## oak
## multicycle_arithmetic
module multicycle_arithmetic(
    input clk, rst, start, 
    input [1:0] op, 
    input [7:0] a, b, 
    output reg done, 
    output reg [15:0] result
);
Size: about 1,400 cells after synthesis, ~38 I/O pins.
export LEC_CHECK = 0
export ABC_AREA = 1
export CAP_MARGIN = 20
export CORE_ASPECT_RATIO = 0.5
export CORE_MARGIN = 2
export CORE_UTILIZATION = 72
export CTS_CLUSTER_DIAMETER = 350
export CTS_CLUSTER_SIZE = 98
export PLACE_DENSITY = 0.85
export SLEW_MARGIN = 20
export TNS_END_PERCENT = 10
create_clock -name core_clock -period 13.5 [get_ports {clk}]
run.sh (not shown) runs the stock make flow with config.mk's settings and CLKGATE_MAP_FILE=.
oak never completed, since it errored out during detailed placement.
diff inputs: oak => pine
Settings: a deleted PLACE_DENSITY that had been 0.85; a deleted CTS_CLUSTER_DIAMETER that had been 350; a deleted ABC_AREA that had been 1; a deleted TNS_END_PERCENT that had been 10; a deleted CORE_ASPECT_RATIO that had been 0.5; a change of CORE_UTILIZATION from 72 to 62; a deleted CTS_CLUSTER_SIZE that had been 98; a change of the clock period (ns, I/O delays scaled along) from 13.5 to 35.7.
[summary]
- Looking at the reports, pine completed the entire flow and the layout it produced met the timing, design-rule and antenna checks.
- Sort pine and oak by site row count, descending, and pine comes first.
- oak -> pine: number of standard cells after synthesis decreased by more than 10%
- Per the comparison of pine with oak, die footprint moved up, synthesized chip area reported by yosys moved down, routability congestion estimate moved up.
Edits applied to the flow inputs when going from pine to birch:
Settings: CORE_UTILIZATION: 62 -> 64; the clock period (ns, I/O delays scaled along): 35.7 -> 27.7.
--- outcome ---
- birch never completed; the flow aborted with a tool error in clock tree synthesis.
- Taking pine as the reference, in birch average instance area after synthesis flat; height of the die lost about 1.5%.
- Status: summed standard-cell area reported by yosys parity (birch, pine)
- birch has routability congestion estimate below what pine had.
- Core outline area went down by a few percent going from pine to birch.
- Area of the die: birch better than pine

---

== job 9044 ==
multicycle_arithmetic again, from the RTL that the note above started with.
## multicycle_arithmetic
module multicycle_arithmetic(
    input clk, rst, start, 
    input [1:0] op, 
    input [7:0] a, b, 
    output reg done, 
    output reg [15:0] result
);
    reg [2:0] state;
    parameter IDLE = 3'b000, LOAD = 3'b001, ADD = 3'b010, SUB = 3'b011, 
              MUL = 3'b100, DIV = 3'b101, DONE = 3'b110;
    always @(posedge clk or posedge rst) begin
        if (rst) begin
            state <= IDLE;
            done <= 0;
            result <= 0;
        end else begin
            case (state)
                IDLE: begin
                    done <= 0;
                    if (start) state <= LOAD;
                end
                LOAD: begin
                    case (op)
                        2'b00: state <= ADD;
                        2'b01: state <= SUB;
                        2'b10: state <= MUL;
                        2'b11: state <= DIV;
                        default: state <= DONE;
                    endcase
                end
                ADD: begin
                    result <= a + b;
                    state <= DONE;
                end
                SUB: begin
                    result <= a - b;
                    state <= DONE;
                end
                MUL: begin
                    result <= a * b;
                    state <= DONE;
                end
                DIV: begin
                    result <= (b != 0) ? a / b : 16'hFFFF;  
                    state <= DONE;
                end
                DONE: begin
                    done <= 1;
                    state <= IDLE;
                end
                default: state <= IDLE;
            endcase
        end
    end
endmodule
Settings: LEC_CHECK=0, CAP_MARGIN=20, CORE_MARGIN=2, CORE_UTILIZATION=72, CTS_CLUSTER_DIAMETER=225, CTS_CLUSTER_SIZE=56, SETUP_SLACK_MARGIN=-1.61, SLEW_MARGIN=20; clock period 21.1 ns.
Tool error DPL-0033 stopped job 9044 during detailed placement (3_5_place_dp); no final results.
The following lists how job 5722 was set up differently from job 9044:
-- flow/config.mk --
<<< job 9044, line 10
export CORE_UTILIZATION = 72
export CTS_CLUSTER_DIAMETER = 225
export CTS_CLUSTER_SIZE = 56
export SETUP_SLACK_MARGIN = -1.61
>>> job 5722, line 10
export CORE_UTILIZATION = 15
==> flow/constraint.sdc <==
create_clock -name core_clock -period 35.7 [get_ports {clk}]
set_input_delay 7.1400 -clock core_clock [delete_from_list [all_inputs] [get_ports {clk}]]
set_output_delay 7.1400 -clock core_clock [all_outputs]
set_load 0.01 [all_outputs]
### Flow results
Job 5722: PASS, flow complete, no timing, DRC or antenna violations
For area of the core, dividing the value from job 5722 by the value from job 9044 gives 4.8.
Comparing job 5722 against job 9044, there is no change at all in top-level port count.
Summary: with job 9044 as the reference, total die area in job 5722 moved up by more than 100%.
Changes in job 485 relative to job 5722:
-- flow/config.mk --
<<< job 5722, line 8
>>> job 485, line 8
export ABC_AREA = 1
<<< job 5722, line 10
export CORE_UTILIZATION = 15
>>> job 485, line 11
export CORE_UTILIZATION = 61
export CTS_CLUSTER_DIAMETER = 322
export CTS_CLUSTER_SIZE = 98
==> flow/constraint.sdc <==
create_clock -name core_clock -period 19.1 [get_ports {clk}]
set_input_delay 3.8200 -clock core_clock [delete_from_list [all_inputs] [get_ports {clk}]]
set_output_delay 3.8200 -clock core_clock [all_outputs]
set_load 0.01 [all_outputs]
==> results <==
Stage in which a tool error killed job 485: clock tree synthesis (4_1_cts).
Of job 485 and job 5722, job 5722 shows the lower synthesized cell count, with job 485 above it.
Sort job 485 and job 5722 by chip area from the yosys synthesis statistics, descending, and job 485 comes first.
Post-DP HPWL across job 485 and job 5722: no real change.
Die size of job 485 falls short of that of job 5722 by more than half.
Comparing job 485 and job 5722, the higher xor-xnor portion of the synthesized cell area was measured on job 485.
Chip height: job 485 lower than job 5722
Compared to job 5722, job 485 has pre-placement core utilization 48 points higher.
Largest family of logic cells by area: simple AND/OR/NAND/NOR gates -> job 485, adder cells -> job 5722
Relative to job 5722, the synthesized cell area of job 485 is higher by 1.6%.

---

== amber ==
The RTL this note starts from:
==> flow/design.v <==
module multicycle_arithmetic(
    input clk, rst, start, 
    input [1:0] op, 
    input [7:0] a, b, 
    output reg done, 
    output reg [15:0] result
);
    reg [2:0] state;
    parameter IDLE = 3'b000, LOAD = 3'b001, ADD = 3'b010, SUB = 3'b011, 
              MUL = 3'b100, DIV = 3'b101, DONE = 3'b110;
    always @(posedge clk or posedge rst) begin
        if (rst) begin
            state <= IDLE;
            done <= 0;
            result <= 0;
        end else begin
            case (state)
                IDLE: begin
                    done <= 0;
                    if (start) state <= LOAD;
                end
                LOAD: begin
                    case (op)
                        2'b00: state <= ADD;
                        2'b01: state <= SUB;
                        2'b10: state <= MUL;
                        2'b11: state <= DIV;
                        default: state <= DONE;
                    endcase
                end
                ADD: begin
                    result <= a + b;
                    state <= DONE;
                end
                SUB: begin
                    result <= a - b;
                    state <= DONE;
                end
                MUL: begin
                    result <= a * b;
                    state <= DONE;
                end
                DIV: begin
                    result <= (b != 0) ? a / b : 16'hFFFF;  
                    state <= DONE;
                end
                DONE: begin
                    done <= 1;
                    state <= IDLE;
                end
                default: state <= IDLE;
            endcase
        end
    end
endmodule
export LEC_CHECK = 0
export ABC_AREA = 1
export CAP_MARGIN = 5
export CORE_MARGIN = 2
export CORE_UTILIZATION = 72
export CTS_CLUSTER_DIAMETER = 197
export CTS_CLUSTER_SIZE = 67
export PLACE_DENSITY = 0.36
export SETUP_SLACK_MARGIN = 0.42
export SLEW_MARGIN = 20
create_clock -name core_clock -period 15.6 [get_ports {clk}]
amber: it failed with a tool error in detailed placement (3_5_place_dp), so there are no final results.
Edits applied to the flow inputs when going from amber to garnet:
Settings: PLACE_DENSITY no longer set, was 0.36; CAP_MARGIN now 20, was 5; SETUP_SLACK_MARGIN no longer set, was 0.42; ABC_AREA no longer set, was 1; CORE_UTILIZATION now 40, was 72; CTS_CLUSTER_SIZE no longer set, was 67; CTS_CLUSTER_DIAMETER no longer set, was 197; the clock period (ns, I/O delays scaled along) now 35.0, was 15.6.
### Flow results
Flow for amber halted at detailed placement (3_5_place_dp), error code DPL-0033.
garnet: no failed stages, no open violations at the end
garnet ends up with a number of distinct standard cells referenced by the synthesized netlist that is 44 higher than in amber.
Comparing amber and garnet, final weighted congestion in routability-driven placement is higher on amber.
Diff amber..garnet | sequential fraction of the synthesis area | negligible
Sort amber and garnet by mux share of post-synthesis cell area, ascending, and amber comes first.
Compared to amber, garnet has mean instance size in the synthesized netlist 19% higher.
As of garnet, die size had risen by more than half compared to amber.
Re synthesized area: amber was higher than garnet.
As far as count of boundary I/O pins goes, amber and garnet are indistinguishable; the numbers are identical.
--- input diff garnet..pepper ---
Settings: a change of CORE_UTILIZATION from 40 to 26; a change of SLEW_MARGIN from 20 to 5; an added CTS_CLUSTER_SIZE of 15; an added SETUP_SLACK_MARGIN of -1.53; an added ABC_AREA of 1; an added HOLD_SLACK_MARGIN of -0.08.
- When pepper is set beside garnet, its die area turns out to be 55% larger.
- Relative area change from synthesis to final layout ends up lower on pepper.
- The number of placed instances, taps included of pepper is higher than that of garnet.
- The run showing the smaller synthesis area per yosys is garnet.
- pepper: sum of buffers and inverters on the critical path 33 above garnet
- pepper ends up with a worst relative slew slack that is 5.5 points higher than in garnet.
- In the tables for garnet and pepper, synthesized cell count reads lower with garnet.

---

RTL: the design.v shown in full above, as it stands there.
clock: 35.0 ns
lec_check: 0
abc_area: 1
cap_margin: 40
cell_pad_in_sites_detail_placement: 2
core_margin: 7
core_utilization: 56
cts_cluster_size: 33
gpl_routability_driven: 1
place_density_lb_addon: 0.19
setup_slack_margin: 3.9
slew_margin: 15
The starting point died in detailed placement.
Edit:
- CAP_MARGIN: 40 -> 15
- CELL_PAD_IN_SITES_DETAIL_PLACEMENT: 2 -> default
- CORE_ASPECT_RATIO: default -> 1.35
- CORE_MARGIN: 7 -> 6
- CORE_UTILIZATION: 56 -> 53
- CTS_CLUSTER_SIZE: 33 -> default
- GPL_ROUTABILITY_DRIVEN: 1 -> default
- GPL_TIMING_DRIVEN: default -> 0
- PLACE_DENSITY_LB_ADDON: 0.19 -> 0.06
- SETUP_SLACK_MARGIN: 3.9 -> 5.0
- SLEW_MARGIN: 15 -> 20
- TNS_END_PERCENT: default -> 70
The new run ran to the end with no violations; die area rises by 2.4%; synthesized area is unchanged; synthesized cell count stays the same.
Edit:
- ABC_AREA: 1 -> default
- CAP_MARGIN: 15 -> 20
- CORE_ASPECT_RATIO: 1.35 -> default
- CORE_MARGIN: 6 -> 2
- CORE_UTILIZATION: 53 -> 40
- GPL_TIMING_DRIVEN: 0 -> default
- PLACE_DENSITY_LB_ADDON: 0.06 -> default
- TNS_END_PERCENT: 70 -> default
- clock period: 35.0 -> 34.5 ns (I/O delays scaled with it)
The new run went through all stages and came out clean.
Setup slack is worse by 1.6 ns.
Sequential share of layout area stays flat.
Global-route usage goes up by 0.57 points.
Core utilization went down by 18 points.

---

Starts from the design.v that is shown in full above.
clock: 15.6 ns
lec_check: 0
abc_area: 1
cap_margin: 5
core_margin: 2
core_utilization: 70
cts_cluster_diameter: 197
slew_margin: 20
The first run failed in detailed placement.
Rerun with:
ABC_AREA = unset   (was 1)
CAP_MARGIN = 20   (was 5)
CORE_UTILIZATION = 58   (was 70)
CTS_CLUSTER_DIAMETER = unset   (was 197)
clock period = 19.1 ns   (was 15.6 ns; I/O delays follow)
- This time the run never finished: it broke off in global routing with GRT-0232
- synthesized area is lower by 1.6%
- die area is higher by 18%
- synthesized cell count is lower by 17%
Rerun with:
CORE_UTILIZATION = 72   (was 58)
CTS_CLUSTER_DIAMETER = 225   (was unset)
CTS_CLUSTER_SIZE = 56   (was unset)
clock period = 23.5 ns   (was 19.1 ns; I/O delays follow)
The new run ended with an error in detailed placement with DPL-0033.
Synthesized cell count stays the same.
Area after synthesis does not change.
Die area went down by 19%.
Rerun with:
ABC_AREA = 1   (was unset)
CORE_UTILIZATION = 68   (was 72)
CTS_CLUSTER_DIAMETER = unset   (was 225)
CTS_CLUSTER_SIZE = 98   (was 56)
clock period = 35.7 ns   (was 23.5 ns; I/O delays follow)
Outcome: The changed run ran to the end with no violations. Synthesized area rose by 1.6%. Die size came out higher by 7.3%. Synthesized cell count climbs by 21%.

---

run A:
// multicycle_arithmetic: RTL as listed in full above, without the edits since
make LEC_CHECK=0 CAP_MARGIN=25 CELL_PAD_IN_SITES_DETAIL_PLACEMENT=1 CORE_ASPECT_RATIO=0.64 CORE_MARGIN=4 CORE_UTILIZATION=69 CTS_CLUSTER_DIAMETER=51 CTS_CLUSTER_SIZE=78 GPL_TIMING_DRIVEN=1 MAX_ROUTING_LAYER=met4 PLACE_DENSITY_LB_ADDON=0.11 SLEW_MARGIN=5 TNS_END_PERCENT=45 finish   # period 33.3 ns
Run A | ERROR | detailed placement (3_5_place_dp)
For run B, these inputs were changed with respect to run A:
==> flow/config.mk <==
export PLATFORM = sky130hd
export DESIGN_NAME = multicycle_arithmetic
export DESIGN_NICKNAME = multicycle_arithmetic
export VERILOG_FILES = /design/flow/design.v
export SDC_FILE = /design/flow/constraint.sdc
export NUM_CORES = 4
export LEC_CHECK = 0
export CAP_MARGIN = 20
export CORE_MARGIN = 2
export CORE_UTILIZATION = 40
export SLEW_MARGIN = 20
==> flow/constraint.sdc <==
create_clock -name core_clock -period 34.5 [get_ports {clk}]
set_input_delay 6.9000 -clock core_clock [delete_from_list [all_inputs] [get_ports {clk}]]
set_output_delay 6.9000 -clock core_clock [all_outputs]
set_load 0.01 [all_outputs]
==> comparison <==
Run B did not stop at any stage, and its layout met the timing, design-rule and antenna checks. Height of the die delta for run B relative to run A: about 55% higher. Reported for run A and run B, summed standard-cell area reported by yosys turned out identical to the last digit. Changes observed in run B relative to run A: post-synthesis instance area neither gained nor lost much; synthesized flop and latch total neither gained nor lost much; die width picked up an extra about 2.2%. Summary of run B over run A: boundary pin count stayed essentially flat, total die size higher, placer's final routability congestion estimate went down.
Relative to run B, the following input files were edited for run C:
diff --git a/flow/config.mk b/flow/config.mk
--- a/flow/config.mk
+++ b/flow/config.mk
@@ -9,3 +9,5 @@
 export CORE_MARGIN = 2
-export CORE_UTILIZATION = 40
+export CORE_UTILIZATION = 26
+export CTS_CLUSTER_SIZE = 15
+export HOLD_SLACK_MARGIN = -0.08
 export SLEW_MARGIN = 20
==> flow/constraint.sdc <==
create_clock -name core_clock -period 35.0 [get_ports {clk}]
set_input_delay 7.0000 -clock core_clock [delete_from_list [all_inputs] [get_ports {clk}]]
set_output_delay 7.0000 -clock core_clock [all_outputs]
set_load 0.01 [all_outputs]
## What came out
The flow did not stop early for run C: all stages ran, and the layout cleared the timing, design-rule and antenna checks. The final wirelength number comes out higher for run C vs run B. Of run C and run B, run B shows the higher share of the clock period used by the worst path after layout, with run C below it. Lower global-route usage goes to run C over run B. Global placer's final weighted congestion grows by a few percent when moving from run B to run C. Sort run C and run B by count of non-filler cells in the finished layout, ascending, and run B comes first.
--- input diff run C..run D ---
diff --git a/flow/config.mk b/flow/config.mk
--- a/flow/config.mk
+++ b/flow/config.mk
@@ -7,7 +7,10 @@
 export LEC_CHECK = 0
+export ABC_AREA = 1
 export CAP_MARGIN = 20
 export CORE_MARGIN = 2
-export CORE_UTILIZATION = 26
-export CTS_CLUSTER_SIZE = 15
-export HOLD_SLACK_MARGIN = -0.08
-export SLEW_MARGIN = 20
+export CORE_UTILIZATION = 59
+export CTS_CLUSTER_DIAMETER = 290
+export CTS_CLUSTER_SIZE = 100
+export SETUP_SLACK_MARGIN = -1.62
+export SLEW_MARGIN = 0
+export TNS_END_PERCENT = 25
## What came out
- Every run in the comparison, run C and run D, completed the flow with a clean layout.
- [run D] final critical-path required period fell 400 ps relative to run C
- Delta (run D minus run C): design area now smaller, number of ordinary and repair buffers in the finished layout shows a reduction of about 56%, setup slack of the critical path after layout rose by 400 ps, worst hold-check slack lost 18 ps, fraction of standard cell area that is sequential rose by 0.70 points.
- STATUS synthesized area: run D loses against run C
- Looking at run C and run D, the number of antenna violations at the first check in global routing is a wash.
- met3 layer usage reported by global route, run C and run D, higher one = run D.
- Run D: global-route wire length before repair 7900 um below run C
### run D -> run E
==> flow/config.mk <==
export PLATFORM = sky130hd
export DESIGN_NAME = multicycle_arithmetic
export DESIGN_NICKNAME = multicycle_arithmetic
export VERILOG_FILES = /design/flow/design.v
export SDC_FILE = /design/flow/constraint.sdc
export NUM_CORES = 4
export LEC_CHECK = 0
export ABC_AREA = 0
export CAP_MARGIN = 25
export CELL_PAD_IN_SITES_DETAIL_PLACEMENT = 2
export CORE_MARGIN = 7
export CORE_UTILIZATION = 60
export CTS_CLUSTER_SIZE = 33
export GPL_ROUTABILITY_DRIVEN = 0
export PLACE_DENSITY_LB_ADDON = 0.26
export SLEW_MARGIN = 15
[summary]
- Among run D and run E, the run that stopped before the end is run E, and it is the only one.
- Run D -> run E: count of instantiated cells in the yosys netlist decreased by more than 10%
- Run D reports its largest combinational cell category by area as simple AND/OR/NAND/NOR gates while run E reports adder cells.
- Summary of run E over run D: placeable core region decreased by 4.0% relative to the old numbers, synthesized cell count decreased by 243 relative to the old numbers, chip area estimate from yosys synthesis decreased by 1.6% relative to the old numbers, area after synthesis decreased by 1.6% relative to the old numbers, multiplexer share of the synthesized area increased by 5.5 points relative to the old numbers.
Inputs modified between run E and run F:
==> flow/config.mk <==
export PLATFORM = sky130hd
export DESIGN_NAME = multicycle_arithmetic
export DESIGN_NICKNAME = multicycle_arithmetic
export VERILOG_FILES = /design/flow/design.v
export SDC_FILE = /design/flow/constraint.sdc
export NUM_CORES = 4
export LEC_CHECK = 0
export CAP_MARGIN = 20
export CORE_MARGIN = 2
export CORE_UTILIZATION = 59
export CTS_CLUSTER_SIZE = 15
export HOLD_SLACK_MARGIN = -0.08
export SETUP_SLACK_MARGIN = -1.64
export SLEW_MARGIN = 20
export TNS_END_PERCENT = 5
## What came out
Nothing crashed in run F and all stages finished; the problem is that the final layout failed, the offending checks being negative setup slack. Going from run E to run F, floorplan row count rose by 1, die size fell by 2400 um^2, horizontal die size fell by about 6.5%, synthesis area per yosys stayed essentially flat. Compared with run E, in run F post-synthesis share of cell area spent on and, or, nand and nor gates ~0 delta; placeable core region +500 um^2; fraction of synthesis flops using an asynchronous set or reset pin ~0 delta.
